==> tundra <==
==> flow/design.v <==
module cordic_step ( clock, ce, sin_in, cos_in, angle_in, t_angle, atan,
sin_out, cos_out, angle_out, t_angle_out );
parameter integer step = 0;  
parameter integer W = 12;  
input clock, ce;
input signed [W-1:0] sin_in, cos_in, angle_in, t_angle, atan;
output reg signed [W-1:0] sin_out, cos_out, angle_out, t_angle_out;
always @ (posedge clock)
begin
if( ce == 1'b1 )
begin
if(t_angle >= angle_in)
begin
cos_out <= cos_in - (sin_in >>> step);
sin_out <= ((cos_in >>> step) + sin_in);
angle_out <= angle_in + atan;
end
else if (t_angle < angle_in)
begin
cos_out <= cos_in + (sin_in >>> step);
sin_out <= -(cos_in >>> step) + sin_in;
angle_out <= angle_in - atan;
end
t_angle_out <= t_angle;
end  
end
endmodule
module mul_Kn(clock, ce, value_in, value_out, t_angle );
parameter integer W = 12;  
parameter FXP_SHIFT = 10;  
input clock, ce;
input signed[W-1:0] value_in, t_angle;
output reg signed[W-1:0] value_out;
reg signed [2*W-1:0] val, val_0, val_2, val_4, val_5, val_7, val_7_9_d, val_9;  
reg signed [2*W-1:0] val_0_2, val_4_5, val_7_9, val_0_2_4_5, val_0_2_4_5_7_9;  
always @ (posedge clock)
begin
if( ce == 1'b1 )
begin
val = value_in; val_0 <= val; val_2 <= val << 2; val_4 <= val << 4;
val_5 <= val << 5; val_7 <= val << 7; val_9 <= val << 9;
val_0_2 <= val_0 - val_2; val_4_5 <= val_4 - val_5; val_7_9 <= val_7 + val_9;
val_0_2_4_5 <= val_0_2 + val_4_5;
val_7_9_d <= val_7_9;  
val_0_2_4_5_7_9 = val_0_2_4_5 + val_7_9_d;
value_out <= val_0_2_4_5_7_9 >>> FXP_SHIFT;
end
end
endmodule
module cordic_pipeline_rtl( clock, reset, ce, angle_in, sin_out, cos_out, valid_out );
parameter integer W = 12;  
parameter FXP_MUL = 1024;  
parameter PIPE_LATENCY = 15;  
input clock, reset, ce;
input signed [W-1:0] angle_in;  
output signed [W-1:0] sin_out, cos_out;
output valid_out;
wire signed [11:0] atan[0:10];  
assign atan[0] = 12'sd804;
assign atan[1] = 12'sd475;
assign atan[2] = 12'sd251;
assign atan[3] = 12'sd127;
assign atan[4] = 12'sd64;
assign atan[5] = 12'sd32;
assign atan[6] = 12'sd16;
assign atan[7] = 12'sd8;
assign atan[8] = 12'sd4;
assign atan[9] = 12'sd2;
assign atan[10] = 12'sd1;
wire signed [W-1:0] sin_tab [0:11];
wire signed [W-1:0] cos_tab [0:11];
wire signed [W-1:0] t_angle_tab [0:11];  
wire signed [W-1:0] angle_tab [0:11];
reg unsigned [4:0] valid_cnt;  
always@(posedge clock)
begin
if ( reset == 1'b0 )
valid_cnt <= PIPE_LATENCY;  
else
if( ( valid_cnt != 0 ) && ( ce == 1'b1 ) )
valid_cnt <= valid_cnt - 1;  
end
assign valid_out = ( valid_cnt == 0 )? 1'b1 : 1'b0;  
assign cos_tab[0] = 1.0 * FXP_MUL;
assign sin_tab[0] = 0;
assign angle_tab[0] = 0;
assign t_angle_tab[0] = angle_in;
cordic_step #(0) cordic_step_0 ( clock, ce, sin_tab[0], cos_tab[0], angle_tab[0], t_angle_tab[0], atan[0],
sin_tab[1], cos_tab[1], angle_tab[1], t_angle_tab[1] );
cordic_step #(1) cordic_step_1 ( clock, ce, sin_tab[1], cos_tab[1], angle_tab[1], t_angle_tab[1], atan[1],
sin_tab[2], cos_tab[2], angle_tab[2], t_angle_tab[2] );
cordic_step #(2) cordic_step_2 ( clock, ce, sin_tab[2], cos_tab[2], angle_tab[2], t_angle_tab[2], atan[2],
sin_tab[3], cos_tab[3], angle_tab[3], t_angle_tab[3] );
cordic_step #(3) cordic_step_3 ( clock, ce, sin_tab[3], cos_tab[3], angle_tab[3], t_angle_tab[3], atan[3],
sin_tab[4], cos_tab[4], angle_tab[4], t_angle_tab[4] );
cordic_step #(4) cordic_step_4 ( clock, ce, sin_tab[4], cos_tab[4], angle_tab[4], t_angle_tab[4], atan[4],
sin_tab[5], cos_tab[5], angle_tab[5], t_angle_tab[5] );
cordic_step #(5) cordic_step_5 ( clock, ce, sin_tab[5], cos_tab[5], angle_tab[5], t_angle_tab[5], atan[5],
sin_tab[6], cos_tab[6], angle_tab[6], t_angle_tab[6] );
cordic_step #(6) cordic_step_6 ( clock, ce, sin_tab[6], cos_tab[6], angle_tab[6], t_angle_tab[6], atan[6],
sin_tab[7], cos_tab[7], angle_tab[7], t_angle_tab[7] );
cordic_step #(7) cordic_step_7 ( clock, ce, sin_tab[7], cos_tab[7], angle_tab[7], t_angle_tab[7], atan[7],
sin_tab[8], cos_tab[8], angle_tab[8], t_angle_tab[8] );
cordic_step #(8) cordic_step_8 ( clock, ce, sin_tab[8], cos_tab[8], angle_tab[8], t_angle_tab[8], atan[8],
sin_tab[9], cos_tab[9], angle_tab[9], t_angle_tab[9] );
cordic_step #(9) cordic_step_9 ( clock, ce, sin_tab[9], cos_tab[9], angle_tab[9], t_angle_tab[9], atan[9],
sin_tab[10], cos_tab[10], angle_tab[10], t_angle_tab[10] );
cordic_step #(10)cordic_step_10( clock, ce, sin_tab[10], cos_tab[10], angle_tab[10], t_angle_tab[10],
atan[10], sin_tab[11], cos_tab[11], angle_tab[11], t_angle_tab[11] );
mul_Kn mul_Kn_sin ( clock, ce, sin_tab[11], sin_out, t_angle_tab[11] );
mul_Kn mul_Kn_cos ( clock, ce, cos_tab[11], cos_out, t_angle_tab[11] );
endmodule
==> flow/run.sh <==
#!/bin/bash
# the make line also repeats each setting of config.mk as NAME=value (left out here)
make -C /OpenROAD-flow-scripts/flow DESIGN_CONFIG=/design/flow/config.mk WORK_HOME=/design/flow/orfs CLKGATE_MAP_FILE= finish
==> flow/config.mk <==
export PLATFORM = sky130hd
export DESIGN_NAME = cordic_pipeline_rtl
export DESIGN_NICKNAME = cordic_pipeline_rtl
export VERILOG_FILES = /design/flow/design.v
export SDC_FILE = /design/flow/constraint.sdc
export NUM_CORES = 4
export LEC_CHECK = 0
export CAP_MARGIN = 20
export CELL_PAD_IN_SITES_GLOBAL_PLACEMENT = 0
export CORE_MARGIN = 2
export CORE_UTILIZATION = 72
export GPL_TIMING_DRIVEN = 1
export HOLD_SLACK_MARGIN = 0.23
export PLACE_DENSITY_LB_ADDON = 0.12
export SETUP_SLACK_MARGIN = 0.61
export SLEW_MARGIN = 20
==> flow/constraint.sdc <==
create_clock -name core_clock -period 2.37 [get_ports {clock}]
set_input_delay 0.4740 -clock core_clock [delete_from_list [all_inputs] [get_ports {clock}]]
set_output_delay 0.4740 -clock core_clock [all_outputs]
set_load 0.01 [all_outputs]
==> harbor: changes against tundra <==
CAP_MARGIN = 15   (was 20)
CELL_PAD_IN_SITES_DETAIL_PLACEMENT = 1   (was not set)
CELL_PAD_IN_SITES_GLOBAL_PLACEMENT = not set   (was 0)
CORE_ASPECT_RATIO = 1.03   (was not set)
CORE_UTILIZATION = 40   (was 72)
CTS_CLUSTER_DIAMETER = 189   (was not set)
GPL_TIMING_DRIVEN = not set   (was 1)
HOLD_SLACK_MARGIN = not set   (was 0.23)
PLACE_DENSITY_LB_ADDON = not set   (was 0.12)
SETUP_SLACK_MARGIN = not set   (was 0.61)
==> flow/constraint.sdc (replaced) <==
create_clock -name core_clock -period 4.5 [get_ports {clock}]
set_input_delay 0.9000 -clock core_clock [delete_from_list [all_inputs] [get_ports {clock}]]
set_output_delay 0.9000 -clock core_clock [all_outputs]
set_load 0.01 [all_outputs]
==> qor.txt <==
Status: stopped before the end
Fail Step: clock tree synthesis
Stop err: [ERROR DPL-0033] detailed placement checks failed during check placement.
Core area: 48,700 um^2
Placed Area: 43,500 um^2
FP Core Util: 0.726
DP Wirelength: 65,200 um
-- figures above: tundra

==> qor.txt <==
Global placer's final weighted congestion: 0.808
Buffers on Ports: 39
Core area: 87,500 um^2
Placed Area: 37,500 um^2
DP Wirelength: 51,300 um
Status: complete, no violations
Met3 wire length: 1700 um
Top routing layer in use: met4
FP Core Util: 0.404
-- figures above: harbor

